==> flow/design.v <==
module	ARM_SingleCycle_DataPath
	#(parameter	BusWidth = 32)
	(input logic	i_CLK, i_RESET,
	input logic[1:0]				i_Reg_Src, i_Imm_Src,
	input logic						i_PC_Src, i_ALU_Src, 
	input logic						i_Mem_ToReg,
	input logic						i_Reg_Write,
	input logic[1:0]				i_ALU_Control,
	output logic[3:0]				o_ALU_Flags,
	input logic[23:0]				i_Instr,
	output logic[(BusWidth - 1):0]	o_PC, o_ALU_Result,
	output logic[(BusWidth - 1):0]	o_Write_Data,
	input logic[(BusWidth - 1):0]	i_Read_Data);
	logic[(BusWidth - 1):0]			s_PC_in;
	logic[(BusWidth - 1):0]			s_PC;
	logic[(BusWidth - 1):0]			s_PC_Plus4, s_PC_Plus8;
	logic[3:0]						s_Reg1_Address, s_Reg2_Address;
	logic[(BusWidth - 1):0]			s_Reg1_Data, s_Reg2_Data;
	logic[(BusWidth - 1):0]			s_ExtendedData;
	logic[6:0]						s_Shamt;
	logic[(BusWidth - 1):0]			s_Shifted_Data;
	logic[(BusWidth - 1):0]			s_ALU_Src2;
	logic[(BusWidth - 1):0]			s_ALU_Result;
	logic[(BusWidth - 1):0]			s_Result;
	ARM_Mux2				PC_Source
		(s_PC_Plus4, s_Result,
		i_PC_Src,
		s_PC_in);
	ARM_ProgramCounter		ProgramCounter
		(i_CLK, i_RESET,
		s_PC_in,
		s_PC);
	assign o_PC = s_PC;
	ARM_Adder				NextInstruction_Adder
		(s_PC,  32'd4,
		s_PC_Plus4);
	ARM_Adder				PC_Plus8_Adder
		( 32'd4, s_PC_Plus4,
		s_PC_Plus8);
	ARM_Mux2	Reg1_Source
		(i_Instr[19:16], 4'd15,
		i_Reg_Src[0],
		s_Reg1_Address[3:0]);
	ARM_Mux2	Reg2_Source
		(i_Instr[3:0], i_Instr[15:12],
		i_Reg_Src[1],
		s_Reg2_Address[3:0]);
	ARM_RegisterFile		RegisterFile
		(i_CLK, i_RESET,
		i_Reg_Write,
		s_Reg1_Address, s_Reg2_Address,
		 i_Instr[15:12],
		s_PC_Plus8,
		s_Result,
		s_Reg1_Data, s_Reg2_Data);
	ARM_ExtensionUnit		ExtensionUnit
		(i_Instr[23:0],
		i_Imm_Src,
		s_ExtendedData);
	ARM_Mux2				ALU_Src2_Mux
		(s_Reg2_Data, s_ExtendedData,
		i_ALU_Src,
		s_ALU_Src2);
	ARM_ALU					ALU
		(s_Reg1_Data, s_ALU_Src2,
		i_ALU_Control,
		s_ALU_Result,
		o_ALU_Flags);
	assign o_ALU_Result = s_ALU_Result;
	assign o_Write_Data = s_Reg2_Data;
	ARM_Mux2				Result_Source
		(s_ALU_Result, i_Read_Data,
		i_Mem_ToReg,
		s_Result);
endmodule
module	ARM_ProgramCounter
	#(parameter	AddressBusWidth	= 32)
	(input logic							i_CLK, i_RESET,
	input logic[(AddressBusWidth - 1):0]	i_Address,
	output logic[(AddressBusWidth - 1):0]	o_Address);
	always_ff	@(posedge i_CLK, posedge i_RESET)
	begin
		if (i_RESET)		o_Address <= 'd0;
		else				o_Address <= i_Address;
	end
endmodule
module	ARM_Adder
	#(parameter BusWidth = 32)
	(input logic[(BusWidth - 1):0]	i_Adder_Src1, i_Adder_Src2,
	output logic[(BusWidth - 1):0]	o_Adder_Result);
	assign o_Adder_Result = i_Adder_Src1 + i_Adder_Src2;
endmodule
module	ARM_RegisterFile
	#(parameter	BusWidth			= 32,
				RegisterFileSize	= 15)
	(input logic					i_CLK, i_RESET,
	input logic						i_Write_Enable,
	input logic[3:0]				i_Address_ToRead1, i_Address_ToRead2,
	input logic[3:0]				i_Address_ToWrite,
	input logic[(BusWidth - 1):0]	i_R15,
	input logic[(BusWidth - 1):0]	i_Write_Data,
	output logic[(BusWidth - 1):0]	o_Read_Data1, o_Read_Data2);
	int								i;
	logic[(BusWidth - 1):0]			RegisterFile[(RegisterFileSize - 1):0];
	always_ff	@(posedge i_CLK, posedge i_RESET)
	begin
		if (i_RESET)
		begin
			for (i = 0; i < 15; i = i + 1)		RegisterFile[i] <= 32'd0;
		end
		else if (i_Write_Enable)				RegisterFile[i_Address_ToWrite] <= i_Write_Data;
	end
	assign o_Read_Data1 = (i_Address_ToRead1 == 4'd15) ?	i_R15 : RegisterFile[i_Address_ToRead1];
	assign o_Read_Data2 = (i_Address_ToRead2 == 4'd15) ?	i_R15 : RegisterFile[i_Address_ToRead2];
endmodule
module	ARM_ExtensionUnit
	#(parameter	BusWidth			= 32,
				ExtendableDataWidth	= 24)
	(input logic[(ExtendableDataWidth - 1):0]	i_Data,
	input logic[1:0]							i_ExtensionControl,
	output logic[(BusWidth - 1):0]				o_Extension);
	typedef enum logic[1:0] {IMM_DATA_PROCESSING, IMM_MEM, IMM_BRANCH}	ExtensionType;
	always_comb
	begin
		case (i_ExtensionControl)
			IMM_DATA_PROCESSING:	o_Extension = {24'b0, i_Data[7:0]};
			IMM_MEM:				o_Extension = {20'b0, i_Data[11:0]};
			IMM_BRANCH:				o_Extension = {{6{i_Data[23]}}, i_Data[23:0], 2'b00};
			default:	o_Extension = 32'bx;
		endcase
	end
endmodule
module ARM_Shift
	#(parameter	BusWidth	= 32)
	(input logic[(BusWidth - 1):0]	i_Data,
	input logic[6:0]				i_Shamt,
	output logic[(BusWidth - 1):0]	o_Shifted_Data);
	int		l_Shamt;
	typedef enum logic[1:0]	{LSL, LSR, ASR, ROR}	t_ShiftType;
	logic[1:0]						s_ShiftType;
	assign s_ShiftType = i_Shamt[1:0];
	always_comb
	begin
		case (s_ShiftType)
			LSL:	o_Shifted_Data = (i_Data << i_Shamt[6:2]);
			LSR:	o_Shifted_Data = (i_Data >> i_Shamt[6:2]);
			ASR:	o_Shifted_Data = (i_Data >>> i_Shamt[6:2]);
			ROR:
			begin
				case(i_Shamt[6:2])
					4'd0:	o_Shifted_Data = i_Data;
					4'd1:
					begin
						o_Shifted_Data[((BusWidth - 1) - 1):0] = i_Data >> 1;
						o_Shifted_Data[(BusWidth - 1)] = i_Data[0];
					end
					4'd2:
					begin
						o_Shifted_Data[((BusWidth - 1) - 2):0] = i_Data >> 2;
						o_Shifted_Data[(BusWidth - 1):((BusWidth - 1) - 1)] = i_Data[1:0];
					end
					4'd3:
					begin
						o_Shifted_Data[((BusWidth - 1) - 3):0] = i_Data >> 3;
						o_Shifted_Data[(BusWidth - 1):((BusWidth - 1) - 2)] = i_Data[2:0];
					end
					4'd4:
					begin
						o_Shifted_Data[((BusWidth - 1) - 4):0] = i_Data >> 4;
						o_Shifted_Data[(BusWidth - 1):((BusWidth - 1) - 3)] = i_Data[3:0];
					end
					4'd5:
					begin
						o_Shifted_Data[((BusWidth - 1) - 5):0] = i_Data >> 5;
						o_Shifted_Data[(BusWidth - 1):((BusWidth - 1) - 4)] = i_Data[4:0];
					end
					4'd6:
					begin
						o_Shifted_Data[((BusWidth - 1) - 6):0] = i_Data >> 6;
						o_Shifted_Data[(BusWidth - 1):((BusWidth - 1) - 5)] = i_Data[5:0];
					end
					4'd7:
					begin
						o_Shifted_Data[((BusWidth - 1) - 7):0] = i_Data >> 7;
						o_Shifted_Data[(BusWidth - 1):((BusWidth - 1) - 6)] = i_Data[6:0];
					end
					4'd8:
					begin
						o_Shifted_Data[((BusWidth - 1) - 8):0] = i_Data >> 8;
						o_Shifted_Data[(BusWidth - 1):((BusWidth - 1) - 7)] = i_Data[7:0];
					end
					4'd9:
					begin
						o_Shifted_Data[((BusWidth - 1) - 9):0] = i_Data >> 9;
						o_Shifted_Data[(BusWidth - 1):((BusWidth - 1) - 8)] = i_Data[8:0];
					end
					4'd10:
					begin
						o_Shifted_Data[((BusWidth - 1) - 10):0] = i_Data >> 10;
						o_Shifted_Data[(BusWidth - 1):((BusWidth - 1) - 9)] = i_Data[9:0];
					end
					4'd11:
					begin
						o_Shifted_Data[((BusWidth - 1) - 11):0] = i_Data >> 11;
						o_Shifted_Data[(BusWidth - 1):((BusWidth - 1) - 10)] = i_Data[10:0];
					end
					4'd12:
					begin
						o_Shifted_Data[((BusWidth - 1) - 12):0] = i_Data >> 12;
						o_Shifted_Data[(BusWidth - 1):((BusWidth - 1) - 11)] = i_Data[11:0];
					end
					4'd13:
					begin
						o_Shifted_Data[((BusWidth - 1) - 13):0] = i_Data >> 13;
						o_Shifted_Data[(BusWidth - 1):((BusWidth - 1) - 12)] = i_Data[12:0];
					end
					4'd14:
					begin
						o_Shifted_Data[((BusWidth - 1) - 14):0] = i_Data >> 14;
						o_Shifted_Data[(BusWidth - 1):((BusWidth - 1) - 13)] = i_Data[13:0];
					end
					4'd15:
					begin
						o_Shifted_Data[((BusWidth - 1) - 15):0] = i_Data >> 15;
						o_Shifted_Data[(BusWidth - 1):((BusWidth - 1) - 14)] = i_Data[14:0];
					end
				endcase
			end
		endcase
	end
endmodule
module	ARM_ALU
	#(parameter	BusWidth	= 32)
	(input logic[(BusWidth - 1):0]	i_ALU_Src1, i_ALU_Src2,
	input logic[1:0]				i_ALU_Control,
	output logic[(BusWidth - 1):0]	o_ALU_Result,
	output logic[3:0]				o_ALU_Flags);
	logic[(BusWidth - 1):0]			s_ALU_Result;
	logic							s_Flag_Negative, s_Flag_Zero;
	logic							s_Flag_Carry, s_Flag_Overflow;
	logic[BusWidth:0]				s_Sum_Ext;
	logic							s_Sum_Carry;
	assign s_Sum_Ext = {1'b0, i_ALU_Src1} + {1'b0, i_ALU_Src2};
	assign s_Sum_Carry = s_Sum_Ext[BusWidth];
	typedef enum logic[1:0] {ADD, SUB, AND, ORR}	ALU_Operation;
	always_comb
	begin
		case (i_ALU_Control[1:0])
			ADD:	s_ALU_Result = i_ALU_Src1 + i_ALU_Src2;
			SUB:	s_ALU_Result = i_ALU_Src1 - i_ALU_Src2;
			AND:	s_ALU_Result = i_ALU_Src1 & i_ALU_Src2;
			ORR:	s_ALU_Result = i_ALU_Src1 | i_ALU_Src2;
			default:	s_ALU_Result = 32'b0;
		endcase
	end
	always_comb
	begin
		s_Flag_Negative = (s_ALU_Result[BusWidth - 1] == 1'b1) ?	1'b1 : 1'b0;
		s_Flag_Zero = (s_ALU_Result == 0) ?							1'b1 : 1'b0;
		case (i_ALU_Control[1:0])
			ADD:
			begin
				s_Flag_Carry = s_Sum_Carry;
				s_Flag_Overflow =	((~i_ALU_Src1[BusWidth - 1] & ~i_ALU_Src2[BusWidth - 1] & s_ALU_Result[BusWidth - 1]) |
									(i_ALU_Src1[BusWidth - 1] & i_ALU_Src2[BusWidth - 1] & ~s_ALU_Result[BusWidth - 1]));
			end
			SUB:
			begin
				s_Flag_Carry = (i_ALU_Src1 >= i_ALU_Src2) ?					1'b1 : 1'b0;
				s_Flag_Overflow =	((i_ALU_Src1[BusWidth - 1] & ~i_ALU_Src2[BusWidth - 1] & ~s_ALU_Result[BusWidth - 1]) |
									(~i_ALU_Src1[BusWidth - 1] & i_ALU_Src2[BusWidth - 1] & s_ALU_Result[BusWidth - 1]));
			end
			default:
			begin
				s_Flag_Carry = 1'bx;
				s_Flag_Overflow = 1'bx;
			end
		endcase
	end
	assign o_ALU_Result =	s_ALU_Result;
	assign o_ALU_Flags =	{s_Flag_Negative, s_Flag_Zero,
							s_Flag_Carry, s_Flag_Overflow};
endmodule
module ARM_Mux2
	#(parameter	BusWidth	= 32)
	(input logic[(BusWidth - 1):0]	i_Mux_Src0, i_Mux_Src1,
	input logic						i_Mux_Src_Select,
	output logic[(BusWidth - 1):0]	o_Mux_out);
	assign o_Mux_out = (i_Mux_Src_Select) ?	i_Mux_Src1 : i_Mux_Src0;
endmodule
module ARM_SyngleCycle_Controller
	(input logic		i_CLK, i_RESET,
	input logic[3:0]	i_ALU_Flags,
	output logic[1:0]	o_Reg_Src, o_Imm_Src,
	output logic		o_PC_Src, o_ALU_Src,
	output logic		o_Mem_ToReg,
	output logic		o_Reg_Write, o_Mem_Write,
	output logic[1:0]	o_ALU_Control,
	input logic[15:0]	i_Instr);
	logic[3:0]			s_Cond;
	logic[1:0]			s_Flag_Write;
	logic				s_PC_Src;
	logic				s_Reg_Write, s_Mem_Write;
	logic				s_No_Write;
	logic[1:0]			s_Op;
	logic[5:0]			s_Funct;
	logic[3:0]			s_Rd;
	assign s_Cond	= i_Instr[15:12];
	assign s_Op		= i_Instr[11:10];
	assign s_Funct	= i_Instr[9:4];
	assign s_Rd		= i_Instr[3:0];
	ARM_SyngleCycle_Decoder				Decoder
		(s_Op,
		s_Funct,
		s_Rd,
		s_Flag_Write,
		s_PC_Src,
		s_Reg_Write, s_Mem_Write,
		s_No_Write,
		o_Mem_ToReg,
		o_ALU_Src,
		o_Reg_Src, o_Imm_Src,
		o_ALU_Control);
	ARM_SyngleCycle_ConditionalLogic	ConditionalLogic
		(i_CLK, i_RESET,
		s_Cond,
		i_ALU_Flags,
		s_Flag_Write,
		s_PC_Src,
		s_Reg_Write, s_Mem_Write,
		s_No_Write,
		o_PC_Src,
		o_Reg_Write, o_Mem_Write);
endmodule
module	ARM_SyngleCycle_Decoder
	(input logic[1:0]	i_Op,
	input logic[5:0]	i_Funct,
	input logic[3:0]	i_Rd,
	output logic[1:0]	o_Flag_Write,
	output logic		o_PC_Src,
	output logic		o_Reg_Write, o_Mem_Write,
	output logic		o_No_Write,
	output logic		o_Mem_ToReg,
	output logic		o_ALU_Src,
	output logic[1:0]	o_Reg_Src, o_Imm_Src,
	output logic[1:0]	o_ALU_Control);
	logic				s_ALU_Operation;
	logic				s_Branch;
	ARM_SyngleCycle_ALU_Decoder		ALU_Decoder
		(i_Funct[4:0],
		s_ALU_Operation,
		o_ALU_Control, o_Flag_Write,
		o_No_Write);
	ARM_SyngleCycle_Main_Decoder	Main_Decoder
		(i_Op, {i_Funct[5], i_Funct[0]},
		o_Reg_Src, o_Imm_Src,
		o_ALU_Src,
		o_Reg_Write, o_Mem_Write,
		o_Mem_ToReg,
		s_ALU_Operation,
		s_Branch);
	ARM_SyngleCycle_PC_Logic		PC_Logic
		(i_Rd,
		s_Branch, o_Reg_Write,
		o_PC_Src);
endmodule
module	ARM_SyngleCycle_ALU_Decoder
	(input logic[4:0]	i_Funct,
	input logic			i_ALU_Operation,
	output logic[1:0]	o_ALU_Control, o_Flag_Write,
	output logic		o_No_Write);
	typedef enum logic[3:0]	{ADD = 4'b0100,
							SUB = 4'b0010,
							AND = 4'b0000,
							ORR = 4'b1100,
							CMP = 4'b1010}	InstructionType;
	always_comb
	begin
		if (i_ALU_Operation)
		begin
			o_ALU_Control		= 2'bxx;
			o_No_Write			= 1'bx;
			o_Flag_Write		= 2'b00;
			case (i_Funct[4:1])
				ADD:
				begin
					o_ALU_Control		= 2'b00;
					o_No_Write			= 1'b0;
					if (i_Funct[0])		o_Flag_Write	= 2'b11;
				end
				SUB:
				begin
					o_ALU_Control		= 2'b01;
					o_No_Write			= 1'b0;
					if (i_Funct[0])		o_Flag_Write	= 2'b11;
				end
				AND:
				begin
					o_ALU_Control		= 2'b10;
					o_No_Write			= 1'b0;
					if (i_Funct[0])		o_Flag_Write	= 2'b10;
				end
				ORR:
				begin
					o_ALU_Control		= 2'b11;
					o_No_Write			= 1'b0;
					if (i_Funct[0])		o_Flag_Write	= 2'b10;
				end
				CMP:
				begin
					o_ALU_Control		= 2'b01;
					o_No_Write			= 1'b1;
					if (i_Funct[0])		o_Flag_Write	= 2'b11;
				end
				default:
				begin
					o_ALU_Control		= 2'bxx;
					o_No_Write			= 1'bx;
					o_Flag_Write		= 2'bxx;
				end
			endcase
		end
		else
		begin
			o_ALU_Control	= 2'b0;
			o_Flag_Write	= 2'b0;
			o_No_Write		= 1'b0;
		end
	end
endmodule
module	ARM_SyngleCycle_Main_Decoder
	(input logic[1:0]	i_Op, i_Funct,
	output logic[1:0]	o_Reg_Src, o_Imm_Src,
	output logic		o_ALU_Src,
	output logic		o_Reg_Write, o_Mem_Write,
	output logic		o_Mem_ToReg,
	output logic		o_ALU_Operation,
	output logic		o_Branch);
	typedef enum logic[1:0] {DATA_PROCESSING,
							MEM_CONTROL,
							BRANCH}	InstructionType;
	always_comb
	begin
		case (i_Op)
			DATA_PROCESSING:
			begin
				if (i_Funct[1])
				begin
					o_Branch		= 1'b0;
					o_Mem_ToReg		= 1'b0;
					o_Mem_Write		= 1'b0;
					o_ALU_Src		= 1'b1;
					o_Imm_Src		= 2'b00;
					o_Reg_Write		= 1'b1;
					o_Reg_Src		= 2'bx0;
					o_ALU_Operation	= 1'b1;
				end
				else
				begin
					o_Branch		= 1'b0;
					o_Mem_ToReg		= 1'b0;
					o_Mem_Write		= 1'b0;
					o_ALU_Src		= 1'b0;
					o_Imm_Src		= 2'bxx;
					o_Reg_Write		= 1'b1;
					o_Reg_Src		= 2'b00;
					o_ALU_Operation	= 1'b1;
				end
			end
			MEM_CONTROL:
			begin
				if (i_Funct[0])
				begin
					o_Branch		= 1'b0;
					o_Mem_ToReg		= 1'b1;
					o_Mem_Write		= 1'b0;
					o_ALU_Src		= 1'b1;
					o_Imm_Src		= 2'b01;
					o_Reg_Write		= 1'b1;
					o_Reg_Src		= 2'bx0;
					o_ALU_Operation	= 1'b0;
				end
				else
				begin
					o_Branch		= 1'b0;
					o_Mem_ToReg		= 1'bx;
					o_Mem_Write		= 1'b1;
					o_ALU_Src		= 1'b1;
					o_Imm_Src		= 2'b01;
					o_Reg_Write		= 1'b0;
					o_Reg_Src		= 2'b10;
					o_ALU_Operation	= 1'b0;
				end
			end
			BRANCH:
			begin
				o_Branch		= 1'b1;
				o_Mem_ToReg		= 1'b0;
				o_Mem_Write		= 1'b0;
				o_ALU_Src		= 1'b1;
				o_Imm_Src		= 2'b10;
				o_Reg_Write		= 1'b0;
				o_Reg_Src		= 2'bx1;
				o_ALU_Operation	= 1'b0;
			end
			default:
			begin
				o_Branch		= 1'bx;
				o_Mem_ToReg		= 1'bx;
				o_Mem_Write		= 1'bx;
				o_ALU_Src		= 1'bx;
				o_Imm_Src		= 2'bxx;
				o_Reg_Write		= 1'bx;
				o_Reg_Src		= 2'bxx;
				o_ALU_Operation	= 1'bx;
			end
		endcase
	end
endmodule
module	ARM_SyngleCycle_PC_Logic
	(input logic[3:0]	i_Rd,
	input logic			i_Branch, i_Reg_Write,
	output logic		o_PC_Src);
	assign o_PC_Src = (((i_Rd == 4'd15) & i_Reg_Write) | i_Branch) ?	1'b1 : 1'b0;
endmodule
module	ARM_SyngleCycle_ConditionalLogic
	(input logic		i_CLK, i_RESET,
	input logic[3:0]	i_Cond,
	input logic[3:0]	i_ALU_Flags,
	input logic[1:0]	i_Flag_Write,
	input logic			i_PC_Src,
	input logic			i_Reg_Write, i_Mem_Write,
	input logic			i_No_Write,
	output logic		o_PC_Src,
	output logic		o_Reg_Write, o_Mem_Write);
	logic[1:0]			s_Flags_NZ, s_Flags_CV;
	logic				s_Cond_Executed;
	logic[1:0]			s_Flag_Write;
	assign s_Flag_Write = (s_Cond_Executed) ?	i_Flag_Write : 2'b00;
	always_ff	@(posedge i_CLK, posedge i_RESET)
	begin
		if (i_RESET)
		begin
			s_Flags_NZ <= 2'b00;
			s_Flags_CV <= 2'b00;
		end
		else
		begin
			if (s_Flag_Write[1])	s_Flags_NZ <= i_ALU_Flags[3:2];
			if (s_Flag_Write[0])	s_Flags_CV <= i_ALU_Flags[1:0];
		end
	end
	ARM_SyngleCycle_ConditionCheck	ConditionCheck
		(i_Cond,
		s_Flags_NZ,
		s_Flags_CV,
		s_Cond_Executed);
	always_comb
	begin
		if (s_Cond_Executed)
		begin
			o_PC_Src = i_PC_Src;
			o_Mem_Write = i_Mem_Write;
			if (~i_No_Write)	o_Reg_Write = i_Reg_Write;
			else					o_Reg_Write = 1'b0;
		end
		else
		begin
			o_PC_Src = 1'b0;
			o_Mem_Write = 1'b0;
			o_Reg_Write = 1'b0;
		end
	end
endmodule
module	ARM_SyngleCycle_ConditionCheck
	(input logic[3:0]	i_Cond,
	input logic[1:0]	i_Flags_NZ,
	input logic[1:0]	i_Flags_CV,
	output logic		o_Cond_Executed);
	typedef enum logic[3:0]	{EQ, NE, CS, LO,
							MI, PL, VS, VC,
							HI,	LS, GE, LT,
							GT, LE, AL}	ConditionTyoe;
	always_comb
	begin
		case (i_Cond)
			EQ:	if (i_Flags_NZ[0])		o_Cond_Executed = 1'b1;
				else					o_Cond_Executed = 1'b0;
			NE:	if (i_Flags_NZ[0] == 0)	o_Cond_Executed = 1'b1;
				else					o_Cond_Executed = 1'b0;
			CS:	if (i_Flags_CV[1])		o_Cond_Executed = 1'b1;
				else					o_Cond_Executed = 1'b0;
			LO:	if (i_Flags_CV[1] == 0)	o_Cond_Executed = 1'b1;
				else					o_Cond_Executed = 1'b0;
			MI:	if (i_Flags_NZ[1])		o_Cond_Executed = 1'b1;
				else					o_Cond_Executed = 1'b0;
			PL:	if (i_Flags_NZ[1] == 0)	o_Cond_Executed = 1'b1;
				else					o_Cond_Executed = 1'b0;
			VS:	if (i_Flags_CV[0])		o_Cond_Executed = 1'b1;
				else					o_Cond_Executed = 1'b0;
			VC:	if (i_Flags_CV[0] == 0)	o_Cond_Executed = 1'b1;
				else					o_Cond_Executed = 1'b0;
			HI:	if ((i_Flags_NZ[0] == 0) & (i_Flags_CV[1]))	o_Cond_Executed = 1'b1;
				else										o_Cond_Executed = 1'b0;
			LS:	if ((i_Flags_NZ[0]) | (i_Flags_CV[1] == 0))	o_Cond_Executed = 1'b1;
				else										o_Cond_Executed = 1'b0;
			GE:	if (~((i_Flags_NZ[1]) ^ (i_Flags_CV[0])))	o_Cond_Executed = 1'b1;
				else										o_Cond_Executed = 1'b0;
			LT:	if (((i_Flags_NZ[1]) ^ (i_Flags_CV[0])))	o_Cond_Executed = 1'b1;
				else										o_Cond_Executed = 1'b0;
			GT:	if ((~i_Flags_NZ[0]) & (~((i_Flags_NZ[1]) ^ (i_Flags_CV[0]))))	o_Cond_Executed = 1'b1;
				else															o_Cond_Executed = 1'b0;
			LE:	if ((i_Flags_NZ[0]) | (((i_Flags_NZ[1]) ^ (i_Flags_CV[0]))))	o_Cond_Executed = 1'b1;
				else															o_Cond_Executed = 1'b0;
			AL:	o_Cond_Executed = 1'b1;
			default:	o_Cond_Executed = 1'bx;
		endcase
	end
endmodule
module ARM_SingleCycle_CPU
	#(parameter	BusWidth	= 32)
	(input logic		i_CLK, i_RESET,
	input logic[(BusWidth - 1):0]	i_Instr,
	output logic[(BusWidth - 1):0]	o_PC,
	output logic[(BusWidth - 1):0]	o_Data_Address,
	output logic					o_Mem_Write,
	output logic[(BusWidth - 1):0]	o_Write_Data,
	input logic[(BusWidth - 1):0]	i_Read_Data);
	logic[3:0]			s_ALU_Flags;
	logic[1:0]			s_Reg_Src, s_Imm_Src;
	logic				s_PC_Src, s_ALU_Src;
	logic[1:0]			s_ALU_Control;
	logic				s_Mem_ToReg;
	logic				s_Reg_Write; 
	ARM_SingleCycle_DataPath	Datapath
		(i_CLK, i_RESET,
		s_Reg_Src, s_Imm_Src,
		s_PC_Src, s_ALU_Src,
		s_Mem_ToReg,
		s_Reg_Write,
		s_ALU_Control,
		s_ALU_Flags,
		i_Instr[23:0],
		o_PC, o_Data_Address,
		o_Write_Data,
		i_Read_Data);
	ARM_SyngleCycle_Controller	Controller
		(i_CLK, i_RESET,
		s_ALU_Flags,
		s_Reg_Src, s_Imm_Src,
		s_PC_Src, s_ALU_Src,
		s_Mem_ToReg,
		s_Reg_Write, o_Mem_Write,
		s_ALU_Control,
		{i_Instr[31:20], i_Instr[15:12]});
endmodule
==> flow/run.sh <==
#!/bin/bash
# the make line also repeats each setting of config.mk as NAME=value (left out here)
make -C /OpenROAD-flow-scripts/flow DESIGN_CONFIG=/design/flow/config.mk WORK_HOME=/design/flow/orfs CLKGATE_MAP_FILE= finish
==> flow/config.mk <==
export PLATFORM = sky130hd
export DESIGN_NAME = ARM_SingleCycle_CPU
export DESIGN_NICKNAME = ARM_SingleCycle_CPU
export VERILOG_FILES = /design/flow/design.v
export SDC_FILE = /design/flow/constraint.sdc
export NUM_CORES = 4
export LEC_CHECK = 0
export CAP_MARGIN = 20
export CORE_MARGIN = 2
export CORE_UTILIZATION = 40
export PLACE_DENSITY = 0.6
export SLEW_MARGIN = 20
==> flow/constraint.sdc <==
create_clock -name core_clock -period 13.5 [get_ports {i_CLK}]
set_input_delay 2.7000 -clock core_clock [delete_from_list [all_inputs] [get_ports {i_CLK}]]
set_output_delay 2.7000 -clock core_clock [all_outputs]
set_load 0.01 [all_outputs]
==> notes.md, run 1 <==
This memo summarizes the results of the implementation run.

Final timing
The worst pin sits at a relative slew slack of 19.8%. Hold-check failures listed in the final report amount to 0. Per the finish-stage timing summary, setup violations number 0. For the final routed database, the setup TNS stands at 0 ps.

The transition time of the tightest slew-check pin is 1200 ps. The minimum clock period is 13210 ps. On the final layout, the worst clock skew is 44.1 ps. The post-route fraction of the period consumed by the critical path is 97.9%.

The highest clock rate is 75.7 MHz. Setup repair after global routing left no endpoint under its margin. The max-slew violation total from the final report is 0.

Setup path
Walking the worst path, the cells encountered are clkdlybuf4s50_1 -> inv_1 -> ha_1 -> nor2_1 -> a22oi_1 -> nor2_4 -> a222oi_1 -> nand3_1 -> o22ai_1 -> nand2_1 -> a222oi_1 -> ha_1 -> a21oi_1 -> o21bai_1 -> a211oi_1 -> a21oi_1 -> a2111oi_0 -> nor3_1 -> a31oi_1 -> clkdlybuf4s50_1. The critical path startpoint is i_Instr[27]. The cell depth of the worst flop-to-flop path is 19.

Per the timing report, the biggest fanout along the worst path comes to 16. The critical-path cell with the highest stage delay is sky130_fd_sc_hd__a22oi_1. The capture point of the worst path is o_Data_Address[22].

The worst register-to-register path begins at Datapath.ProgramCounter.o_Address[5]$_DFF_PP0_. The element type at the critical path end is a primary output. The worst path arrival time is 10510 ps.

The required time of the critical path is 10800 ps. The kind of cell with the highest combined delay along the critical path is AND-OR/OR-AND gates. The worst setup path category is primary input to primary output.

The number of buffers and inverters on the critical path is 3. The worst-case reg-to-reg setup slack stands at 4860 ps. The total number of cells along the worst setup path is 20. The timing report gives the biggest stage delay along the critical path as 730 ps. The worst setup path is launched from a primary input. The end of the worst register-to-register path is Controller.ConditionalLogic.s_Flags_NZ[0]$_DFFE_PP0P_.

Placement
The final weighted congestion of routability-driven global placement is 1.01. The placed instances occupy a cell area of 0.0351 sq mm. The HPWL reported at the end of detailed placement is 102 mm. Port buffering added 162 buffers.

Power and ir drop
The power report lists cell-internal power as 4.10 mW. The proportion of total power due to net switching is 44.0%. The worst supply voltage drop on vdd is 107 uV. The power group with the highest consumption is registers.

The power of the clock network is 1.53 mW. Looking at the power breakdown, combinational cells take 39.3% of the total. For the sequential group, total power comes out at 2.91 mW. The combinational cell power is 2.88 mW. The total power density per cell area is 198 mW/mm^2. The leakage component of the power is 15.9 nW. The clock power share is 21.0%.

In this run, flip-flops and latches consume 39.7% of the power. The net load switching power is 3.22 mW. The power consumption is 7.32 mW.

CTS
The tree is rooted in a sky130_fd_sc_hd__clkbuf_16. The maximum root-to-sink buffer count is 3. The TritonCTS clock tree is built. The number of buffers inserted by post-CTS setup repair is 0. The hold-fix buffer count after cts is 0. The number of CTS-inserted buffers is 54. The number of clock sinks is 516.

The number of cells upsized or downsized after cts is 0. For the worst-skew pair, the clock arrives at the later sink with an insertion delay of 650 ps. The clock-pin slew of the registers on the worst-case setup and hold paths is 70 ps. The clock H-tree reported by CTS has 2 levels.

Synth
The net count after synthesis is 4032. The area fraction in full adders, half adders and majority gates is 4.29%. The area share of the largest cell type after synthesis is 40.2%.

By area the synthesized netlist is led by sky130_fd_sc_hd__dfrtp_1 (40%), sky130_fd_sc_hd__o21ai_0 (8.7%), sky130_fd_sc_hd__a22oi_1 (7.1%), sky130_fd_sc_hd__nand2_1 (7.1%), sky130_fd_sc_hd__ha_1 (4.2%). Summing the areas of all and, or, nand and nor instances in the mapped netlist gives 16.6% of the synthesized area. The compound-cell area share of the yosys netlist is 30.1%.

After synthesis the netlist holds a flip-flop and latch count of 516. The post-synthesis instance total is 3857. After synthesis, the mean cell area works out to 8.33 sq um. Per the synthesis report, the number of distinct cell types is 89. The yosys stat cell total is 3857. Sorting the synthesis cell report by count puts at the top sky130_fd_sc_hd__nand2_1.

The prevailing logic family in the synthesized netlist is AND-OR/OR-AND gates. The proportion of register bits with asynchronous set or reset after synthesis is 100%. The fraction of synthesized cell area in xor and xnor cells is 1.77%. The most frequently used flop master after synthesis is sky130_fd_sc_hd__dfrtp_1.

The register share after synthesis is 40.2%. The synthesis report lists the Yosys warning total as 14. For reference, the mux area share after synthesis is 1.65%. Yosys mapped a number of flops with a built-in enable equal to 0. After synthesis, the chip area reported by Yosys is 0.0321 sq mm. The largest total area in the synthesized netlist belongs to sky130_fd_sc_hd__dfrtp_1. The commonest cells after synthesis are sky130_fd_sc_hd__nand2_1 (607), sky130_fd_sc_hd__o21ai_0 (557), sky130_fd_sc_hd__dfrtp_1 (516), sky130_fd_sc_hd__a22oi_1 (304), sky130_fd_sc_hd__clkbuf_1 (284). The cell area after synthesis is 0.0321 sq mm.

Worst hold path
Hold analysis lists the worst path endpoint as Datapath.RegisterFile.RegisterFile[14][1]$_DFFE_PP0P_. The class of the worst hold path is register to register. The worst hold path passes through 2 cells. The worst hold path begins at Datapath.RegisterFile.RegisterFile[14][1]$_DFFE_PP0P_.

Routing
The count of nets left with antenna violations once routing finished came out at 0. After detailed routing, the average wire length per cell comes to 30.6 um. Summing over every cut layer, the via total after detailed routing is 33000. The first-pass iteration count of the detailed router is 13. Per the log, the first TritonRoute iteration ended with a DRC count of 5230.

The routed layout reports a DRC error count of 0. For this run, the detailed router reports a per-instance via density of 6.65. The post-detailed-routing wire length is 152 mm.

Finish
The final cell area excluding filler cells is 0.0369 sq mm. In the final layout, the fill cell count is 7841. The layout report lists the multi-input gate area as 0.0179 sq mm.

The area overhead of the layout relative to synthesis is 14.8%. According to the finish report, the design has a final net count of 4044. The core occupancy in the finished layout is 46.5%. The area taken by flip-flops and latches is 0.0129 sq mm.

Floorplan
The floorplan has 103 rows. The floorplan step defined a core boundary enclosing 0.0793 sq mm. From bottom edge to top edge, the die measures 287 um. For this design the top-level I/O count stands at 163. The initial standard-cell utilization of the core is 40.5%. The die area is 0.0826 sq mm. The horizontal die dimension reported for this design is 287 um.

Global routing
The total overflow left after global routing is 0. The global router's overall resource usage is 36.1%. The via count of the first global-routing pass is 31300. The largest net degree at the start of global routing is 165. The first global-routing pass estimated 220 mm of wire.

The number of antenna violations at the first check in global routing is 5.

Job
The report counts max-capacitance violations totalling 0. OpenROAD emitted warnings numbering 104.

Run status
The run finished with no timing, DRC or antenna violations.
-- cell type report --
cell class | count | share of cell area, %
inverters | 133 | 1.36
flip-flops and latches | 516 | 35.0
diodes | 1 | 0.00679
multi-input cells | 2889 | 48.4
clock buffers | 78 | 4.24
well taps | 1050 | 3.56
repair buffers | 275 | 6.89
clock inverters | 16 | 0.526
-- through the flow --
stage / instances / worst slack (ps) / hold WS [ps]
2_1_floorplan: 3857 / 3250 / 469
3_3_place_gp: 4861 / 643 / 486
3_5_place_dp: 4862 / 671 / 493
4_1_cts: 4956 / 644 / 508
5_1_grt: 4957 / 8.55 / 530
6_report: 4958 / 290 / 507
-- metal layers --
layer  vias up  track usage, %  share of wire [%]
met1     15900            48.8                 40
li1      14200               -                  -
met3       527            9.32                 12
met2      2319            53.0                 42
met4         6            18.8                6.3
met5         -               0              0.028
==> inputs of run 2 (changes only) <==
CORE_UTILIZATION = 11   (was 40)
clock period = 16.4 ns   (was 13.5 ns; I/O delays follow)
==> notes.md, run 2 <==
This memo summarizes the results of the implementation run.

Floorplan
The I/O pin total is 163 (unchanged). The die area was 0.296 sq mm (+260%). The width of the die was 545 um (+89%).

The initial standard-cell utilization of the core is 11.0% (-29 points). The chip height is 545 um (+89%). The standard-cell row count is 198 (+92%).

The floorplan core area came to 0.291 sq mm (+270%).

Finish
The combinational gate area is 0.0179 sq mm (about the same). The number of fill cells was 33200 (+320%). The area taken by flip-flops and latches is 0.0129 sq mm (unchanged). The area overhead of the layout relative to synthesis is 26.6%. The layout net count is 4046 (+0.049%).

CTS
The number of CTS-inserted buffers is 57 (+5.6%). The clock insertion delay at the later pin of the skew report was 670 ps (+20 ps). The number of clock sinks was 516 (unchanged). The number of cells upsized or downsized after cts was 0 (unchanged).

The clock-pin slew of the registers on the worst-case setup and hold paths came to 60 ps (about the same). The number of H-tree levels is 2 (unchanged). The hold-fix buffer count after cts came to 0 (unchanged). The number of buffers inserted by post-CTS setup repair was 0 (unchanged).

The root buffer cell chosen for the clock tree is sky130_fd_sc_hd__clkbuf_16. The maximum root-to-sink buffer count is 3 (unchanged). The TritonCTS clock tree is built.

Synth
The number of distinct library cell variants in the gate-level netlist after synthesis is 89 (unchanged). The fraction of synthesized cell area in xor and xnor cells is 1.77% (unchanged). The number of flops mapped to enable cells by yosys came to 0 (unchanged).

The compound-cell area share of the yosys netlist was 30.1% (unchanged). The cell area after synthesis is 0.0321 sq mm (unchanged). The synthesis warning total is 14 (unchanged). The average cell area after synthesis is 8.33 sq um (unchanged). The register share after synthesis is 40.2% (unchanged).

The area share of the largest cell type after synthesis is 40.2% (unchanged). The most frequently used flop master after synthesis is sky130_fd_sc_hd__dfrtp_1. The cell type with the highest aggregate area in the netlist is sky130_fd_sc_hd__dfrtp_1. The yosys stat cell total is 3857 (unchanged). Ranked by instance count, the synthesized netlist is headed by sky130_fd_sc_hd__nand2_1 (607), sky130_fd_sc_hd__o21ai_0 (557), sky130_fd_sc_hd__dfrtp_1 (516), sky130_fd_sc_hd__a22oi_1 (304), sky130_fd_sc_hd__clkbuf_1 (284). The post-synthesis share of cell area spent on and, or, nand and nor gates is 16.6% (unchanged). The area fraction in full adders, half adders and majority gates is 4.29% (unchanged). The area fraction in mux cells came to 1.65% (unchanged). The net count after synthesis is 4032 (unchanged).

The number of flip-flops and latches in the synthesized netlist is 516 (unchanged). The prevailing logic family in the synthesized netlist is AND-OR/OR-AND gates. The yosys stat chip area is 0.0321 sq mm (unchanged). By area the synthesized netlist is led by sky130_fd_sc_hd__dfrtp_1 (40%), sky130_fd_sc_hd__o21ai_0 (8.7%), sky130_fd_sc_hd__a22oi_1 (7.1%), sky130_fd_sc_hd__nand2_1 (7.1%), sky130_fd_sc_hd__ha_1 (4.2%). The dominant cell by count in the synthesized netlist is sky130_fd_sc_hd__nand2_1. The post-synthesis instance total came to 3857 (unchanged). The proportion of register bits with asynchronous set or reset after synthesis is 100% (unchanged).

Power and ir drop
The combinational fraction of design power is 39.7% (+0.4 points). The power group with the highest consumption is combinational cells. The worst supply voltage drop on vdd is 89.7 uV (-16%). The proportion of total power due to net switching came to 44.5% (+0.52 points). The clock power share was 22.1% (+1.1 points). The design internal power was 3.46 mW (-16%).

The total power density per cell area is 153 mW/mm^2 (-23%). The sequential group share of total power is 38.1% (-1.6 points). The sequential cell power is 2.38 mW (-18%). The combinational cell power is 2.48 mW (-14%).

The leakage component of the power is 16.0 nW (+0.52%). The net load switching power is 2.77 mW (-14%). The power of the clock network came to 1.38 mW (-10%).

Worst hold path
The class of the worst hold path is register to register. The cell depth of the worst hold path is 2 (unchanged). The source of the worst hold timing path is Datapath.RegisterFile.RegisterFile[13][7]$_DFFE_PP0P_. In the hold report, the worst path ends at Datapath.RegisterFile.RegisterFile[13][7]$_DFFE_PP0P_.

Setup path
The capture point of the worst path is o_Data_Address[31]. The critical-path cell with the highest stage delay is sky130_fd_sc_hd__a222oi_1. The required time of the critical path is 13120 ps (+2320 ps). The setup slack of the worst register-to-register path came to 7910 ps (+3050 ps).

The end of the worst register-to-register path is Datapath.RegisterFile.RegisterFile[1][31]$_DFFE_PP0P_. Listed in order, past its start point the critical path passes clkdlybuf4s50_1 -> inv_1 -> ha_1 -> nor2_1 -> a31oi_1 -> or2_2 -> nand2_1 -> buf_4 -> a21oi_1 -> nand4_1 -> nor2_1 -> nor2_1 -> a222oi_1 -> ha_1 -> inv_1 -> a21oi_1 -> o21ai_0 -> a221oi_2 -> o211ai_1 -> a311oi_1 -> xnor2_1 -> a221oi_2 -> inv_1 -> clkdlybuf4s50_1. The worst setup path category is primary input to primary output. The total number of cells along the worst setup path is 24 (+20%).

The maximum single-stage delay on the critical path is 810 ps (+80 ps). STA classifies the critical path endpoint as a primary output. The startpoint of the most critical register-to-register path is Datapath.ProgramCounter.o_Address[6]$_DFF_PP0_. The cell depth of the worst flop-to-flop path is 25 (+6). The maximum fanout count along the critical path came to 20 (+4).

The startpoint type of the worst setup path is a primary input. The critical path startpoint is i_Instr[27]. The worst path arrival time was 11530 ps (+1020 ps).

The kind of cell with the highest combined delay on the critical path is AND-OR/OR-AND gates. The count of buffer and inverter cells on the critical path came to 6 (+3).

Job
The max-cap check violation count is 0 (unchanged). The warning total across the stage logs came to 101 (-2.9%).

Routing
The total vias in the final route is 33400 (+1.4%). The routed wire length per instance is 22.4 um (-27%). The residual antenna-violating net count after detailed routing is 0 (unchanged).

The post-detailed-routing wire length is 176 mm (+16%). The number of DRC markers in iteration 0 was 5511 (+5.4%). The per-cell via count in the routed design came to 4.27 (-36%). The first-pass iteration count of the detailed router is 9 (-4). The final routed DRC violation total is 0 (unchanged).

Final timing
The final setup slack of the worst path is 1590 ps (+1300 ps). For this run, the top clock speed supported by timing is 67.5 MHz. The summed negative setup slack over all endpoints is 0 ps (unchanged). The final count of negative-setup-slack endpoints is 0 (unchanged).

Subtracting the final worst setup slack from the clock period gives 14810 ps. The worst setup skew after layout was 41.3 ps (-2.80 ps). The number of hold violations in the final report is 0 (unchanged). The headroom to the max-slew limit was 15.4% (-4.4 points). The post-route fraction of the period consumed by the critical path is 90.3% (-7.6 points).

The transition time of the tightest slew-check pin is 1240 ps (+43.9 ps). The max-slew violation total from the final report is 0 (unchanged). Setup repair after global routing left no endpoint under its margin.

Placement
The final weighted congestion of routability-driven global placement is 0.969 (-3.9%). The quantity of I/O buffers inserted on ports was 162 (unchanged). The HPWL reported at the end of detailed placement is 124 mm (+22%). The pre-CTS worst setup slack is 1740 ps (+1070 ps).

Global routing
The largest net degree at the start of global routing is 170 (+3.0%). The wire length of the first global-routing pass came to 243 mm (+10%). The via count of the first global-routing pass is 31200 (-0.32%). The global router's overall resource usage is 11.3% (-25 points).

The final global-route overflow total was 0 (unchanged). The number of antenna violations at the first check in global routing is 22 (+17).

Run status
The flow ran to the end and the layout has no timing, DRC or antenna violations.
run 2: cell type report:
type | instances | area share [%]
Tap cell | 3900 | 12.0
Inverter | 133 | 1.24
Sequential cell | 516 | 31.7
Timing Repair Buffer | 274 | 6.12
Clock buffer | 79 | 4.11
Clock inverter | 28 | 0.834
Antenna cell | 10 | 0.0615
Multi-Input combinational cell | 2889 | 43.9
run 2: layer usage:
metal  GRT usage, %  share of wire, %  up-vias
met1           13.6                36    16000
met3           3.30                12      606
met5              0             0.033        -
met4           7.76               8.2        4
met2           17.4                43     2551
li1               -                 -    14200
run 2: through the flow:
step           power, mW  area, sq um  cells  hold slack (ps)  utilization [%]
5_1_grt             6.56        40700   7824              526             14.0
3_5_place_dp        4.80        38600   7711              497             13.3
6_report            6.24        40700   7829              509             14.0
4_1_cts             6.18        40600   7818              511             14.0
3_3_place_gp        4.78        38600   7711              488             13.3
2_1_floorplan       3.57        32100   3857              469                -
==> inputs of run 3 (changes only) <==
CORE_MARGIN = 6   (was 2)
CORE_UTILIZATION = 40   (was 11)
CTS_CLUSTER_DIAMETER = 394   (was unset)
MAX_ROUTING_LAYER = met4   (was unset)
PLACE_DENSITY = unset   (was 0.6)
PLACE_DENSITY_LB_ADDON = 0.13   (was unset)
SETUP_SLACK_MARGIN = 2.57   (was unset)
clock period = 14.0 ns   (was 16.4 ns; I/O delays follow)
==> notes.md, run 3 <==
This memo summarizes the results of the implementation run.

Power and ir drop
The power consumption is 7.50 mW (+20%). The worst supply voltage drop on vdd is 112 uV (+25%). The combinational fraction of design power came to 39.9% (+0.2 points). The proportion of total power due to net switching is 42.9% (-1.5 points). The power of the clock network is 1.72 mW (+25%). The design internal power is 4.28 mW (+24%).

Of all power groups, the one with the highest power is combinational cells. The net load switching power is 3.22 mW (+16%). The sequential cell power is 2.79 mW (+17%). The clock power share came to 22.9% (+0.8 points). The combinational cell power was 2.99 mW (+21%). The total power density per cell area is 189 mW/mm^2 (+23%). The sequential group share of total power was 37.2% (-0.9 points). The leakage component of the power is 17.1 nW (+7.2%).

Setup path
The setup path with the least slack is of type primary input to primary output. The total number of cells along the worst setup path is 26 (+8.3%). The most critical setup path has its endpoint at o_Data_Address[24]. The worst register-to-register path begins at Datapath.ProgramCounter.o_Address[6]$_DFF_PP0_. Per STA, the startpoint of the critical path is i_Instr[27].

The cell depth of the worst flop-to-flop path is 20 (-20%). The maximum single-stage delay on the critical path is 500 ps (-310 ps). The setup slack of the worst register-to-register path came to 5710 ps (-2200 ps). The count of buffer and inverter cells on the critical path was 9 (+3). The worst path arrival time is 8530 ps (-3000 ps). STA classifies the critical path startpoint as a primary input. The kind of cell with the highest combined delay on the critical path is AND-OR/OR-AND gates.

The required time of the critical path is 11200 ps (-1920 ps). The slowest stage of the critical path is the sky130_fd_sc_hd__clkdlybuf4s50_1 cell. The maximum fanout count along the critical path is 6 (-70%).

The worst setup path is captured at a primary output. The end of the worst register-to-register path is Controller.ConditionalLogic.s_Flags_NZ[0]$_DFFE_PP0P_. In this design, the critical path's most frequently occurring cell is sky130_fd_sc_hd__buf_4.

Synth
The number of distinct library cell variants in the gate-level netlist after synthesis was 89 (unchanged). The yosys stat chip area is 0.0321 sq mm (unchanged). The most frequently used flop master after synthesis is sky130_fd_sc_hd__dfrtp_1.

The dominant cell by count in the synthesized netlist is sky130_fd_sc_hd__nand2_1. The cell type with the highest aggregate area in the netlist is sky130_fd_sc_hd__dfrtp_1. The compound-cell area share of the yosys netlist is 30.1% (unchanged). The register share after synthesis is 40.2% (unchanged). The yosys stat cell total is 3857 (unchanged). The post-synthesis share of cell area spent on and, or, nand and nor gates is 16.6% (unchanged). The area share of the largest cell type after synthesis was 40.2% (unchanged).

The net count after synthesis is 4032 (unchanged). The post-synthesis instance total came to 3857 (unchanged). The average cell area after synthesis is 8.33 sq um (unchanged). Among the non-sequential cells, AND-OR/OR-AND gates take the most area. The cell area after synthesis is 0.0321 sq mm (unchanged). The area fraction in mux cells came to 1.65% (unchanged). The number of flops mapped to enable cells by yosys is 0 (unchanged). The fraction of synthesized cell area in xor and xnor cells was 1.77% (unchanged). The synthesis warning total came to 14 (unchanged). By area the synthesized netlist is led by sky130_fd_sc_hd__dfrtp_1 (40%), sky130_fd_sc_hd__o21ai_0 (8.7%), sky130_fd_sc_hd__a22oi_1 (7.1%), sky130_fd_sc_hd__nand2_1 (7.1%), sky130_fd_sc_hd__ha_1 (4.2%).

The area fraction in full adders, half adders and majority gates is 4.29% (unchanged). The number of flip-flops and latches in the synthesized netlist came to 516 (unchanged). In the synthesized netlist, the cells that appear most often are sky130_fd_sc_hd__nand2_1 (607), sky130_fd_sc_hd__o21ai_0 (557), sky130_fd_sc_hd__dfrtp_1 (516), sky130_fd_sc_hd__a22oi_1 (304), sky130_fd_sc_hd__clkbuf_1 (284).

The proportion of register bits with asynchronous set or reset after synthesis is 100% (unchanged).

Global routing
The number of antenna violations at the first check in global routing is 11 (-50%). The final global-route overflow total came to 0 (unchanged). The largest net degree at the start of global routing was 156 (-8.2%).

The wire length of the first global-routing pass is 229 mm (-5.6%). The via count of the first global-routing pass came to 32300 (+3.6%). The global router's overall resource usage is 36.2% (+25 points).

Run status
The flow ran to the end and the layout has no timing, DRC or antenna violations.

Routing
The residual antenna-violating net count after detailed routing is 0 (unchanged). The routed wire length per instance came to 31.3 um (+40%). The total vias in the final route is 34200 (+2.4%). The number of DRC markers in iteration 0 is 5571 (+1.1%).

The post-detailed-routing wire length is 160 mm (-8.6%). The first-pass iteration count of the detailed router came to 10 (+1). The final routed DRC violation total is 0 (unchanged). The per-cell via count in the routed design came to 6.67 (+56%).

Floorplan
The standard-cell row count came to 103 (-48%). The width of the die is 295 um (-46%). The I/O pin total was 163 (unchanged).

The initial standard-cell utilization of the core came to 40.5% (+29 points). The chip height was 295 um (-46%). The die area is 0.0873 sq mm (-71%). The floorplan core area is 0.0793 sq mm (-73%).

Finish
In this run the layout overhead on the synthesized area is reported as 23.4%. The layout net count came to 4205 (+3.9%). The final cell area excluding filler cells came to 0.0397 sq mm (-2.5%). The final non-filler cell total is 5129 (-34%).

The core occupancy in the finished layout is 50.0% (+36 points).

Placement
The HPWL reported at the end of detailed placement is 103 mm (-17%). The final weighted congestion of routability-driven global placement is 1.10 (+14%). The quantity of I/O buffers inserted on ports is 162 (unchanged).

The pre-CTS worst setup slack is 874 ps (-865 ps). The cell area reported after detailed placement is 0.0351 sq mm (-9.0%). The count of placed standard cells including taps was 4868 (-37%).

Worst hold path
The class of the worst hold path is register to register. The terminating pin of the worst hold path is Datapath.RegisterFile.RegisterFile[4][21]$_DFFE_PP0P_. The cell depth of the worst hold path was 2 (unchanged). The launch point of the worst min-delay path is recorded as Datapath.RegisterFile.RegisterFile[4][21]$_DFFE_PP0P_.

CTS
The TritonCTS clock tree is built. The number of CTS-inserted buffers is 59 (+3.5%). CTS placed an instance of sky130_fd_sc_hd__clkbuf_16 at the clock tree root.

The clock insertion delay at the later pin of the skew report is 660 ps (about the same). The clock-pin slew of the registers on the worst-case setup and hold paths is 60 ps (about the same). The number of H-tree levels is 2 (unchanged). The maximum root-to-sink buffer count is 3 (unchanged). The number of clock sinks is 516 (unchanged).

Final timing
The final setup slack of the worst path was 2670 ps (+1080 ps). The summed negative setup slack over all endpoints was 0 ps (unchanged). The headroom to the max-slew limit is 22.5% (+7.2 points). The post-route fraction of the period consumed by the critical path is 80.9% (-9.4 points). The worst setup skew after layout is 46.2 ps (+4.93 ps). The highest clock rate is 88.3 MHz. The number of hold violations in the final report is 0 (unchanged).

The max-slew violation total from the final report is 0 (unchanged). Setup repair after global routing left no endpoint under its margin. The smallest clock period supported by the final layout is computed as 11330 ps.

The final-layout worst hold slack was 509 ps (-0.285 ps). The transition time of the tightest slew-check pin is 1160 ps (-84.2 ps). The final count of negative-setup-slack endpoints is 0 (unchanged).

Job
The max-cap check violation count is 0 (unchanged). The warning total across the stage logs is 103 (+2.0%).
run 3: timing repair:
item,in CTS,in global routing
endpoints found under the setup margin,28,23
buffers inserted,129,10
pin swaps,47,17
cloned,10,0
gates resized,171,52
hold buffers,0,0
run 3: cell type report:
cell class | instances | area [sq um]
fill | 7637 | 39600
multi-input combinational | 2899 | 18800
sequential | 516 | 12900
timing repair buffer | 421 | 3970
clock buffer | 74 | 1620
tap | 1050 | 1310
inverter | 133 | 503
clock inverter | 29 | 494
antenna | 7 | 17.5
run 3: metal layers:
| layer | part of all wire, % | up-vias | GRT usage, % |
|---|---|---|---|
| met5 | 0 | - | - |
| met1 | 39 | 16400 | 46.7 |
| met2 | 41 | 2516 | 51.4 |
| met3 | 13 | 718 | 11.5 |
| met4 | 6.8 | 0 | 18.2 |
| li1 | - | 14600 | - |
==> inputs of run 4 (changes only) <==
ABC_AREA = 0   (was unset)
CELL_PAD_IN_SITES_DETAIL_PLACEMENT = 0   (was unset)
CORE_ASPECT_RATIO = 0.95   (was unset)
CORE_MARGIN = 7   (was 6)
CORE_UTILIZATION = 28   (was 40)
CTS_CLUSTER_DIAMETER = unset   (was 394)
CTS_CLUSTER_SIZE = 70   (was unset)
GPL_ROUTABILITY_DRIVEN = 0   (was unset)
HOLD_SLACK_MARGIN = 0.1   (was unset)
PLACE_DENSITY_LB_ADDON = unset   (was 0.13)
SETUP_SLACK_MARGIN = -1.53   (was 2.57)
clock period = 16.4 ns   (was 14.0 ns; I/O delays follow)
==> notes.md, run 4 <==
This memo summarizes the results of the implementation run.

Run status
The run finished with no timing, DRC or antenna violations.

Setup path
The worst setup path category is primary input to primary output. Per STA, the worst path accumulates the most delay in the family AND-OR/OR-AND gates. The endpoint identified for the worst register-to-register timing path is Datapath.RegisterFile.RegisterFile[14][29]$_DFFE_PP0P_. The startpoint of the most critical register-to-register path is Datapath.ProgramCounter.o_Address[2]$_DFF_PP0_. The critical-path cell with the highest stage delay is sky130_fd_sc_hd__nand2_1. The setup slack of the worst register-to-register path is 7630 ps (+1920 ps). STA classifies the critical path endpoint as a primary output. The critical path startpoint is i_Instr[27]. The worst path arrival time is 11430 ps (+2900 ps). Per STA, the worst path is made up of clkdlybuf4s50_1 -> inv_1 -> ha_1 -> nor2_1 -> a31oi_1 -> or2_2 -> nand2_1 -> a21oi_1 -> nand4_1 -> o221ai_1 -> o21a_1 -> ha_1 -> a21oi_1 -> o21ai_0 -> a211oi_1 -> a21oi_1 -> a21o_1 -> a21oi_1 -> o311ai_0 -> a221oi_1 -> a21oi_1 -> clkdlybuf4s50_1. In this design, the critical path's most frequently occurring cell is sky130_fd_sc_hd__a21oi_1.

The maximum single-stage delay on the critical path is 780 ps (+280 ps). The required time of the critical path is 13120 ps (+1920 ps). The count of buffer and inverter cells on the critical path is 3 (-6). STA classifies the critical path startpoint as a primary input. The cell depth of the worst flop-to-flop path came to 24 (+20%). The total number of cells along the worst setup path came to 22 (-15%). For reference, the critical path is captured by o_Data_Address[30].

The maximum fanout count along the critical path is 20 (+14).

CTS
The number of buffers inserted by post-CTS setup repair was 0 (-100%). The number of CTS-inserted buffers is 54 (-8.5%). The number of clock sinks is 516 (unchanged). The clock-pin slew of the registers on the worst-case setup and hold paths was 60 ps (about the same).

The number of H-tree levels is 2 (unchanged). The cell at the root of the clock tree is sky130_fd_sc_hd__clkbuf_16. The maximum root-to-sink buffer count is 3 (unchanged).

The clock insertion delay at the later pin of the skew report is 640 ps (-20 ps). The hold-fix buffer count after cts came to 0 (unchanged). TritonCTS built the clock tree.

The number of cells upsized or downsized after cts is 0 (-100%).

Synth
The most frequently used flop master after synthesis is sky130_fd_sc_hd__dfrtp_1. The compound-cell area share of the yosys netlist is 30.1% (unchanged). The cell area after synthesis is 0.0321 sq mm (unchanged). The synthesis warning total is 14 (unchanged). The register share after synthesis is 40.2% (unchanged). The number of flip-flops and latches in the synthesized netlist is 516 (unchanged).

The number of distinct library cell variants in the gate-level netlist after synthesis is 89 (unchanged). The post-synthesis share of cell area spent on and, or, nand and nor gates is 16.6% (unchanged). The number of flops mapped to enable cells by yosys is 0 (unchanged). The post-synthesis instance total is 3857 (unchanged). The commonest cells after synthesis are sky130_fd_sc_hd__nand2_1 (607), sky130_fd_sc_hd__o21ai_0 (557), sky130_fd_sc_hd__dfrtp_1 (516), sky130_fd_sc_hd__a22oi_1 (304), sky130_fd_sc_hd__clkbuf_1 (284). The prevailing logic family in the synthesized netlist is AND-OR/OR-AND gates. The yosys stat cell total is 3857 (unchanged). The fraction of synthesized cell area in xor and xnor cells came to 1.77% (unchanged). The proportion of register bits with asynchronous set or reset after synthesis is 100% (unchanged).

The area share of the largest cell type after synthesis is 40.2% (unchanged). The area fraction in mux cells is 1.65% (unchanged). The area fraction in full adders, half adders and majority gates is 4.29% (unchanged).

The average cell area after synthesis is 8.33 sq um (unchanged). The yosys stat chip area is 0.0321 sq mm (unchanged). Of all cell types, the one taking the most synthesized area is sky130_fd_sc_hd__dfrtp_1. The net count after synthesis is 4032 (unchanged). In the post-synthesis netlist, the cell with the most instances is sky130_fd_sc_hd__nand2_1. By area the synthesized netlist is led by sky130_fd_sc_hd__dfrtp_1 (40%), sky130_fd_sc_hd__o21ai_0 (8.7%), sky130_fd_sc_hd__a22oi_1 (7.1%), sky130_fd_sc_hd__nand2_1 (7.1%), sky130_fd_sc_hd__ha_1 (4.2%).

Routing
The sum of met2 wire segment lengths after detailed routing is 60.2 mm (-8.6%). The first-pass iteration count of the detailed router is 12 (+2). The routed wire length per instance is 27.4 um (-12%). The final routed DRC violation total is 0 (unchanged). The detailed-routing wirelength on met1 is 58.6 mm (-6.3%). The number of DRC markers in iteration 0 is 5238 (-6.0%). The met3 routed wirelength is 19.8 mm (-6.1%). After detailed routing, no signal wire sits above met4. The per-cell via count in the routed design is 6.10 (-8.5%).

The total vias in the final route is 33100 (-3.2%). The residual antenna-violating net count after detailed routing is 0 (unchanged). The post-detailed-routing wire length is 149 mm (-7.3%).

Final timing
The post-route fraction of the period consumed by the critical path is 89.7% (+8.8 points). The final-layout worst hold slack came to 509 ps (+0.530 ps). The transition time of the tightest slew-check pin is 1190 ps (+30.7 ps). The minimum clock period is 14710 ps.

Derived from the worst setup path, the maximum achievable clock frequency is 68.0 MHz. The number of hold violations in the final report came to 0 (unchanged). The final count of negative-setup-slack endpoints is 0 (unchanged). The final setup slack of the worst path is 1690 ps (-986 ps). The worst setup skew after layout came to 27.8 ps (-18.5 ps). The max-slew violation total from the final report is 0 (unchanged). The headroom to the max-slew limit is 20.3% (-2.3 points). Setup repair after global routing left no endpoint under its margin.

Power and ir drop
The design internal power is 3.36 mW (-22%). The clock power share was 21.0% (-1.9 points). The sequential group share of total power is 39.8% (+2.6 points). The power group with the highest consumption is registers. The power consumption is 5.96 mW (-21%). The power of the clock network was 1.25 mW (-27%). The combinational fraction of design power is 39.2% (-0.7 points). The worst supply voltage drop on vdd came to 85.0 uV (-24%). The combinational cell power came to 2.34 mW (-22%).

The net load switching power is 2.60 mW (-19%). The total power density per cell area is 160 mW/mm^2 (-16%). The sequential cell power is 2.37 mW (-15%). The leakage component of the power came to 15.8 nW (-7.8%). The proportion of total power due to net switching came to 43.6% (+0.71 points).

Placement
The quantity of I/O buffers inserted on ports is 162 (unchanged). The cell area reported after detailed placement was 0.0355 sq mm (+1.1%). The pre-CTS worst setup slack is 2090 ps (+1210 ps).

The HPWL reported at the end of detailed placement is 98.5 mm (-4.2%).

Floorplan
The width of the die came to 362 um (+22%). The standard-cell row count is 120 (+17%). The die area is 0.124 sq mm (+43%).

The chip height was 344 um (+17%). The I/O pin total is 163 (unchanged). The floorplan core area came to 0.113 sq mm (+43%). The initial standard-cell utilization of the core is 28.4% (-12 points).

Global routing
The number of antenna violations at the first check in global routing is 6 (-5). The largest net degree at the start of global routing is 172 (+10%). The via count of the first global-routing pass is 31100 (-3.6%). The final global-route overflow total is 0 (unchanged). The wire length of the first global-routing pass is 215 mm (-6.2%). The global router's overall resource usage is 23.3% (-13 points).

Finish
The number of fill cells is 11900 (+56%). The final cell area excluding filler cells is 0.0373 sq mm (-5.9%). The core occupancy in the finished layout is 33.0% (-17 points).

The area overhead of the layout relative to synthesis is 16.1%. The layout net count is 4025 (-4.3%).

Worst hold path
The cell depth of the worst hold path is 2 (unchanged). The endpoint of the worst hold path is reported as Datapath.RegisterFile.RegisterFile[2][4]$_DFFE_PP0P_. The source of the worst hold timing path is Datapath.RegisterFile.RegisterFile[2][4]$_DFFE_PP0P_.

Checking hold timing, the worst path is listed with class register to register.

Job
The warning total across the stage logs is 107 (+3.9%). The max-cap check violation count is 0 (unchanged).
==> run 4: metrics by stage <==
stage	cells	setup TNS [ps]
finish	5427	0
detailed placement	5318	0
floorplan	3857	-667320
global placement	5318	0
CTS	5417	0
global route	5426	0
==> run 4: cell type report <==
cell class / count / area [sq um] / share of cell area, %
inverters: 133 / 507 / 1.36
well taps: 1525 / 1910 / 5.11
repair buffers: 256 / 2350 / 6.31
clock inverters: 21 / 190 / 0.510
multi-input cells: 2889 / 17800 / 47.8
diodes: 9 / 22.5 / 0.0604
flip-flops and latches: 516 / 12900 / 34.6
clock buffers: 78 / 1570 / 4.21
==> run 4: routing by layer <==
layer  up-vias  global-route usage, %
met2      2481                   32.4
li1      14200                      -
met4         0                   12.4
met1     15800                   30.4
met5         -                      -
met3       655                   6.72
==> inputs of run 5 (changes only) <==
ABC_AREA = unset   (was 0)
CAP_MARGIN = 30   (was 20)
CELL_PAD_IN_SITES_DETAIL_PLACEMENT = unset   (was 0)
CORE_ASPECT_RATIO = unset   (was 0.95)
CORE_MARGIN = 6   (was 7)
CORE_UTILIZATION = 20   (was 28)
CTS_CLUSTER_DIAMETER = 394   (was unset)
CTS_CLUSTER_SIZE = unset   (was 70)
GPL_ROUTABILITY_DRIVEN = unset   (was 0)
HOLD_SLACK_MARGIN = unset   (was 0.1)
PLACE_DENSITY_LB_ADDON = 0.13   (was unset)
SETUP_SLACK_MARGIN = 2.57   (was -1.53)
clock period = 9.7 ns   (was 16.4 ns; I/O delays follow)
==> notes.md, run 5 <==
This memo summarizes the results of the implementation run.

Finish
The number of fill cells was 16900 (+42%). The area taken by flip-flops and latches is 0.0129 sq mm (about the same). The final cell area excluding filler cells was 0.0480 sq mm (+29%). The combinational gate area is 0.0203 sq mm (+14%).

From synthesis to final layout, the design area changed by 49.3%.

Floorplan
The width of the die is 413 um (+14%). The die area is 0.170 sq mm (+37%). The initial standard-cell utilization of the core is 20.2% (-8.2 points). The chip height is 413 um (+20%).

The standard-cell row count came to 146 (+22%). The I/O pin total is 163 (unchanged).

Setup path
The worst path arrival time is 7060 ps (-4370 ps). The cell depth of the worst flop-to-flop path is 33 (+38%). The startpoint type of the worst setup path is a primary input.

STA classifies the critical path endpoint as a primary output. The required time of the critical path is 7760 ps (-5360 ps). The critical path's most frequent cell is sky130_fd_sc_hd__buf_4.

The maximum single-stage delay on the critical path is 390 ps (-390 ps). The kind of cell with the highest combined delay on the critical path is AND-OR/OR-AND gates. The critical path startpoint is i_Instr[15]. The maximum fanout count along the critical path was 5 (-75%).

Final timing
The headroom to the max-slew limit is 29.3% (+9.0 points). The summed negative setup slack over all endpoints came to 0 ps (unchanged). The final count of negative-setup-slack endpoints is 0 (unchanged). In this build the clock could be raised as far as 111 MHz. The final-layout worst hold slack is 511 ps (+1.16 ps). The max-slew violation total from the final report was 0 (unchanged). Setup repair after global routing could not meet its margin everywhere. After layout, the minimum clock period comes to 9000 ps.

The post-route fraction of the period consumed by the critical path is 92.8% (+3.1 points).

Synth
The yosys stat cell total is 3857 (unchanged). The net count after synthesis was 4032 (unchanged). The area fraction in mux cells came to 1.65% (unchanged). The proportion of register bits with asynchronous set or reset after synthesis was 100% (unchanged).

The compound-cell area share of the yosys netlist is 30.1% (unchanged). The post-synthesis share of cell area spent on and, or, nand and nor gates is 16.6% (unchanged). The number of flops mapped to enable cells by yosys is 0 (unchanged). The number of distinct library cell variants in the gate-level netlist after synthesis is 89 (unchanged). The most frequently used flop master after synthesis is sky130_fd_sc_hd__dfrtp_1. Ranked by total cell area, the synthesized netlist is headed by sky130_fd_sc_hd__dfrtp_1 (40%), sky130_fd_sc_hd__o21ai_0 (8.7%), sky130_fd_sc_hd__a22oi_1 (7.1%), sky130_fd_sc_hd__nand2_1 (7.1%), sky130_fd_sc_hd__ha_1 (4.2%).

The area share of the largest cell type after synthesis is 40.2% (unchanged). The post-synthesis instance total is 3857 (unchanged). The fraction of synthesized cell area in xor and xnor cells is 1.77% (unchanged). The area fraction in full adders, half adders and majority gates was 4.29% (unchanged).

Power and ir drop
The proportion of total power due to net switching is 42.9% (-0.77 points). The net load switching power is 5.35 mW (+110%). The combinational fraction of design power is 47.0% (+7.8 points). The total power density per cell area was 260 mW/mm^2 (+63%). The clock power share was 19.9% (-1.1 points).

The power of the clock network is 2.48 mW (+98%). The sequential group share of total power is 33.1% (-6.7 points). The leakage component of the power is 21.0 nW (+33%).

The worst supply voltage drop on vdd is 144 uV (+69%). The sequential cell power is 4.13 mW (+74%). The power consumption is 12.5 mW (+110%).

CTS
The hold-fix buffer count after cts is 0 (unchanged). The clock insertion delay at the later pin of the skew report came to 670 ps (+30 ps). The maximum root-to-sink buffer count was 3 (unchanged). The root buffer cell chosen for the clock tree is sky130_fd_sc_hd__clkbuf_16.

Worst hold path
The cell depth of the worst hold path is 2 (unchanged). The terminating pin of the worst hold path is Datapath.RegisterFile.RegisterFile[11][4]$_DFFE_PP0P_. The startpoint identified for the worst hold timing path is Datapath.RegisterFile.RegisterFile[11][4]$_DFFE_PP0P_.

Routing
The final routed DRC violation total was 0 (unchanged). The per-cell via count in the routed design was 5.22 (-14%). The routed wire length per instance is 29.6 um (+7.8%).

Job
The max-cap check violation count is 0 (unchanged).

Global routing
The final global-route overflow total is 0 (unchanged). The via count of the first global-routing pass was 34100 (+9.6%). The wire length of the first global-routing pass is 273 mm (+27%).

Placement
The quantity of I/O buffers inserted on ports is 162 (unchanged).

Run status
The flow ran to the end and the layout has no timing, DRC or antenna violations.
## run 5: timing repair
item                                   CTS  global route
buffers inserted                        52            72
pin swaps                               89           147
gates resized                          282           450
setup endpoints to repair              437           285
endpoints found under the hold margin    0             0
cloned                                   2            11
## run 5: layout make-up
cell class | count | area share (%)
multi-input cells | 2889 | 42.3
clock inverters | 22 | 0.748
well taps | 2072 | 5.40
flip-flops and latches | 516 | 26.9
inverters | 133 | 1.10
diodes | 2 | 0.0104
repair buffers | 1017 | 19.9
clock buffers | 84 | 3.59
## run 5: stage by stage
stage,setup slack (ps),utilization (%),instances
6_report,696,30.2,6735
5_1_grt,572,30.2,6735
4_1_cts,707,28.8,6646
3_5_place_dp,-592,26.6,6486
3_3_place_gp,-552,26.5,6476
2_1_floorplan,752,-,3857
## run 5: metal layers
| metal | global-route usage, % | share of wire, % | vias up |
|---|---|---|---|
| li1 | - | - | 15800 |
| met1 | 30.2 | 44 | 17600 |
| met2 | 36.9 | 47 | 1434 |
| met3 | 2.48 | 5.8 | 347 |
| met4 | 6.54 | 3.7 | 0 |
| met5 | - | 0 | - |
Power and IR drop assume default switching activity.
